// cpu
module cpu 
	(output wire [7:0] address,
	 output wire [7:0] to_memory,
	 output wire write,
	 input wire [7:0] from_memory, 
     input wire clk, reset);
For scale: roughly 940 cells after synthesis, about 27 I/O pins, ~5900 µm² of cells after synthesis.
==> flow/config.mk <==
export PLATFORM = sky130hd
export DESIGN_NAME = cpu
export DESIGN_NICKNAME = cpu
export VERILOG_FILES = /design/flow/design.v
export SDC_FILE = /design/flow/constraint.sdc
export NUM_CORES = 4
export LEC_CHECK = 0
export ABC_AREA = 1
export CAP_MARGIN = 20
export CORE_MARGIN = 2
export CORE_UTILIZATION = 68
export CTS_CLUSTER_DIAMETER = 393
export CTS_CLUSTER_SIZE = 94
export PLACE_DENSITY = 0.38
export SETUP_SLACK_MARGIN = 1.37
export SLEW_MARGIN = 20
export TNS_END_PERCENT = 10
==> flow/constraint.sdc <==
create_clock -name core_clock -period 5.16 [get_ports {clk}]
set_input_delay 1.0320 -clock core_clock [delete_from_list [all_inputs] [get_ports {clk}]]
set_output_delay 1.0320 -clock core_clock [all_outputs]
set_load 0.01 [all_outputs]
run.sh (not shown) runs the stock make flow with config.mk's settings and CLKGATE_MAP_FILE=.
Rerun with:
==> flow/config.mk (replaced) <==
export PLATFORM = sky130hd
export DESIGN_NAME = cpu
export DESIGN_NICKNAME = cpu
export VERILOG_FILES = /design/flow/design.v
export SDC_FILE = /design/flow/constraint.sdc
export NUM_CORES = 4
export LEC_CHECK = 0
export CAP_MARGIN = 20
export CORE_MARGIN = 2
export CORE_UTILIZATION = 40
export SLEW_MARGIN = 20
==> flow/constraint.sdc (replaced) <==
create_clock -name core_clock -period 5.51 [get_ports {clk}]
set_input_delay 1.1020 -clock core_clock [delete_from_list [all_inputs] [get_ports {clk}]]
set_output_delay 1.1020 -clock core_clock [all_outputs]
set_load 0.01 [all_outputs]
Setup slack gets worse by 0.55 ns.
Via count rose by 1.9%.
Power rose by 24%.
Synthesized area rose by 4.4%.
Final area rose by 3.7%.
Rerun with:
--- a/flow/config.mk
+++ b/flow/config.mk
@@ -9,3 +9,4 @@
 export CORE_MARGIN = 2
-export CORE_UTILIZATION = 40
+export CORE_UTILIZATION = 72
+export PLACE_DENSITY = 0.65
 export SLEW_MARGIN = 20
==> flow/constraint.sdc (replaced) <==
create_clock -name core_clock -period 3.38 [get_ports {clk}]
set_input_delay 0.6760 -clock core_clock [delete_from_list [all_inputs] [get_ports {clk}]]
set_output_delay 0.6760 -clock core_clock [all_outputs]
set_load 0.01 [all_outputs]
With this change the flow reached the layout checks and failed them: negative setup slack.
Final area climbs by 4.3%.
Total power climbs by 67%.
Setup slack is worse by 0.93 ns.
Global-route usage climbs by 18 points.
Sequential power climbs by 47%.
Flip-flop count is unchanged.
Die size drops by 43%.
Routed wire length drops by 4.8%.
Rerun with:
--- a/flow/config.mk
+++ b/flow/config.mk
@@ -7,6 +7,6 @@
 export LEC_CHECK = 0
+export ABC_AREA = 1
 export CAP_MARGIN = 20
 export CORE_MARGIN = 2
-export CORE_UTILIZATION = 72
-export PLACE_DENSITY = 0.65
+export CORE_UTILIZATION = 68
 export SLEW_MARGIN = 20
==> flow/constraint.sdc (replaced) <==
create_clock -name core_clock -period 5.17 [get_ports {clk}]
set_input_delay 1.0340 -clock core_clock [delete_from_list [all_inputs] [get_ports {clk}]]
set_output_delay 1.0340 -clock core_clock [all_outputs]
set_load 0.01 [all_outputs]
=> With this change the flow completed with no timing, DRC or antenna violations. Setup slack is better by 1.2 ns. Critical path depth went up by 2. Final cell count went up by 13%. Total power went down by 52%. Global-route usage went down by 6.7 points. Clock skew is about the same. Area after synthesis went down by 4.2%.


Starting RTL as in the previous note.
Settings: LEC_CHECK=0, ABC_AREA=1, CAP_MARGIN=0, CELL_PAD_IN_SITES_DETAIL_PLACEMENT=0, CORE_ASPECT_RATIO=0.93, CORE_MARGIN=2, CORE_UTILIZATION=72, CTS_CLUSTER_DIAMETER=199, CTS_CLUSTER_SIZE=15, GPL_ROUTABILITY_DRIVEN=0, HOLD_SLACK_MARGIN=0.29, MIN_ROUTING_LAYER=met1, PLACE_DENSITY_LB_ADDON=0.05, SETUP_SLACK_MARGIN=0.29, SLEW_MARGIN=20; clock period 3.09 ns.
The first run finished with timing, DRC and antenna clean.
Next try:
- CAP_MARGIN: 0 -> 20
- CELL_PAD_IN_SITES_DETAIL_PLACEMENT: 0 -> default
- CORE_ASPECT_RATIO: 0.93 -> default
- CTS_CLUSTER_DIAMETER: 199 -> 93
- GPL_ROUTABILITY_DRIVEN: 0 -> default
- HOLD_SLACK_MARGIN: 0.29 -> default
- MIN_ROUTING_LAYER: met1 -> default
- PLACE_DENSITY_LB_ADDON: 0.05 -> 0.07
- SETUP_SLACK_MARGIN: 0.29 -> 0.42
- clock period: 3.09 -> 3.1 ns (I/O delays scaled with it)
Result: With this change the flow ended with an error in global routing (GRT-0232). Synthesized cell count does not change. Area after synthesis is unchanged. Die size barely changes.
Next try:
- ABC_AREA: 1 -> default
- CORE_UTILIZATION: 72 -> 23
- CTS_CLUSTER_DIAMETER: 93 -> default
- CTS_CLUSTER_SIZE: 15 -> default
- PLACE_DENSITY_LB_ADDON: 0.07 -> default
- SETUP_SLACK_MARGIN: 0.42 -> default
- clock period: 3.1 -> 5.51 ns (I/O delays scaled with it)
=> The changed run passed the timing, DRC and antenna checks; synthesized cell count goes down by 13%; die area goes up to 3.1 times its value; area after synthesis goes up by 4.4%.
Next try:
- CAP_MARGIN: 20 -> 30
- CORE_UTILIZATION: 23 -> 56
- clock period: 5.51 -> 8.0 ns (I/O delays scaled with it)
The changed run completed without violations.
Total power fell by a quarter to a third.
Global-route usage goes up by 22 points.
Worst setup slack is better by 1.6 ns.
Count of clock-buffer cells in the layout does not change.
Routed wire length came out lower by a few percent.
Sequential power went down by a quarter to a third.
Register-to-register slack is better by 2.5 ns.
Final cell count drops by about a fifth.
Next try:
- CAP_MARGIN: 30 -> 20
- CORE_ASPECT_RATIO: default -> 0.5
- CORE_UTILIZATION: 56 -> 47
- CTS_CLUSTER_DIAMETER: default -> 339
- CTS_CLUSTER_SIZE: default -> 98
- PLACE_DENSITY: default -> 0.39
- SETUP_SLACK_MARGIN: default -> 1.88
- SLEW_MARGIN: 20 -> 15
- TNS_END_PERCENT: default -> 15
Effect: Maximum frequency hardly moves. Total power rose by about 3.5%. Routed wire length went up by about 3.4%. Synthesized area stays the same. Worst setup slack gains 0.011 ns. Non-clock buffer count climbs by 1. Design area increases by about 1.9%. Combinational power barely changes. Core utilization shrinks by 8.4 points. Worst hold slack is about the same. Die size is higher by about 20%.
Next try:
- CORE_ASPECT_RATIO: 0.5 -> default
- PLACE_DENSITY: 0.39 -> 0.43
- SETUP_SLACK_MARGIN: 1.88 -> default
- TNS_END_PERCENT: 15 -> 10
=> Via count is higher by 0.44%. Worst hold slack gets worse by 0.0069 ns. Synthesized cell count is unchanged. Power is lower by 0.46%. Final area stays flat. Global-route usage is lower by 0.27 points. Count of clock-buffer cells in the layout is lower by 1. Routed wire length is higher by 0.67%.


Setup of run A:
Starting RTL as in the previous note.
Design cpu, start of the top module:
module cpu 
	(output wire [7:0] address,
	 output wire [7:0] to_memory,
	 output wire write,
	 input wire [7:0] from_memory, 
     input wire clk, reset);
export LEC_CHECK = 0
export ABC_AREA = 1
export CAP_MARGIN = 20
export CORE_MARGIN = 2
export CORE_UTILIZATION = 62
export CTS_CLUSTER_SIZE = 94
export SLEW_MARGIN = 20
create_clock -name core_clock -period 7.19 [get_ports {clk}]
No stage failed in run A, and the final checks on the layout all came back clean.
The following lists how run B was set up differently from run A:
diff --git a/flow/config.mk b/flow/config.mk
--- a/flow/config.mk
+++ b/flow/config.mk
@@ -6,8 +6,7 @@
 export NUM_CORES = 4
 export LEC_CHECK = 0
-export ABC_AREA = 1
 export CAP_MARGIN = 20
 export CORE_MARGIN = 2
-export CORE_UTILIZATION = 62
-export CTS_CLUSTER_SIZE = 94
+export CORE_UTILIZATION = 70
+export CTS_CLUSTER_SIZE = 14
 export SLEW_MARGIN = 20
==> flow/constraint.sdc <==
create_clock -name core_clock -period 2.78 [get_ports {clk}]
set_input_delay 0.5560 -clock core_clock [delete_from_list [all_inputs] [get_ports {clk}]]
set_output_delay 0.5560 -clock core_clock [all_outputs]
set_load 0.01 [all_outputs]
Findings:
Run B did not finish: a tool error stopped it during global routing.
Comparing run B and run A, the lower floorplan-stage core utilization is on run A.
As far as maximum count of clock buffers along a single path goes, run A and run B are indistinguishable; the numbers are identical.
Compared with run A, run B shows cell area after placement that has gone up by more than 10%.
Run B ends up with lower overall chip area than run A does.
Number of post-CTS setup repair buffers on run B is up relative to run A.
Area after synthesis on run B is behind run A.
Cell count in the Yosys report (higher): run A
Compared run A against run B; xor/xnor share of the synthesized area within noise.
There was hardly any difference in hold-fix buffer count after cts between run A and run B.
Side by side, synthesized cell count turned out lower in run B than in run A.
Inputs modified between run B and run C:
diff --git a/flow/config.mk b/flow/config.mk
--- a/flow/config.mk
+++ b/flow/config.mk
@@ -9,4 +9,5 @@
 export CORE_MARGIN = 2
 export CORE_UTILIZATION = 70
-export CTS_CLUSTER_SIZE = 14
+export CTS_CLUSTER_SIZE = 42
 export SLEW_MARGIN = 20
+export TNS_END_PERCENT = 5
==> flow/constraint.sdc <==
create_clock -name core_clock -period 3.21 [get_ports {clk}]
set_input_delay 0.6420 -clock core_clock [delete_from_list [all_inputs] [get_ports {clk}]]
set_output_delay 0.6420 -clock core_clock [all_outputs]
set_load 0.01 [all_outputs]
Notes after the runs:
Completing all stages was not enough for run C: its layout failed the final checks because of setup timing.
Run B has a higher placed instance count than run C.
Run C ends up with higher pre-CTS setup slack than run B does.
Run C vs. run B: routability congestion estimate saw a decrease, area after detailed placement shows a reduction of 8.7%, fraction of registers with async set or reset after synthesis was more or less identical, post-CTS repair timing setup buffer count went down.
Edits applied to the flow inputs when going from run C to run D:
diff --git a/flow/config.mk b/flow/config.mk
--- a/flow/config.mk
+++ b/flow/config.mk
@@ -8,6 +8,5 @@
 export CAP_MARGIN = 20
 export CORE_MARGIN = 2
-export CORE_UTILIZATION = 70
-export CTS_CLUSTER_SIZE = 42
+export CORE_UTILIZATION = 68
+export CTS_CLUSTER_SIZE = 37
 export SLEW_MARGIN = 20
-export TNS_END_PERCENT = 5
==> flow/constraint.sdc <==
create_clock -name core_clock -period 2.78 [get_ports {clk}]
set_input_delay 0.5560 -clock core_clock [delete_from_list [all_inputs] [get_ports {clk}]]
set_output_delay 0.5560 -clock core_clock [all_outputs]
set_load 0.01 [all_outputs]
### Flow results
- The flow ran to completion for all of run C and run D but run D, which stopped partway.
- Run C: complete, dirty (setup timing)
- Stage in which a tool error killed run D: global routing.
- The part of the Yosys area used for sequential elements of run D and that of run C are within noise of each other.
- Compared with run C, run D shows core area higher by 1.5%.
- Reported for run D and run C, buffer depth of the longest clock path turned out identical to the last digit.
> inputs changed (run D -> run E)
diff --git a/flow/config.mk b/flow/config.mk
--- a/flow/config.mk
+++ b/flow/config.mk
@@ -8,5 +8,4 @@
 export CAP_MARGIN = 20
 export CORE_MARGIN = 2
-export CORE_UTILIZATION = 68
-export CTS_CLUSTER_SIZE = 37
+export CORE_UTILIZATION = 66
 export SLEW_MARGIN = 20
==> flow/constraint.sdc <==
create_clock -name core_clock -period 4.4 [get_ports {clk}]
set_input_delay 0.8800 -clock core_clock [delete_from_list [all_inputs] [get_ports {clk}]]
set_output_delay 0.8800 -clock core_clock [all_outputs]
set_load 0.01 [all_outputs]
## What came out
Run E did not stop at any stage, and its layout met the timing, DRC and antenna checks.
In run E, the share of the core filled by cells before placement came out 3.0 points below the value in run D.
Placement-stage cell area: run E vs run D down about 15%
Summary: with run D as the reference, placeable core area in run E moved up by a few percent.
What run E reported for number of cells after detailed placement has to be multiplied by 1.16 to get the figure for run D.
Compared run E vs run D, and area enclosed by the die boundary is up in run E.
Power is estimated from default activity; no workload was simulated.
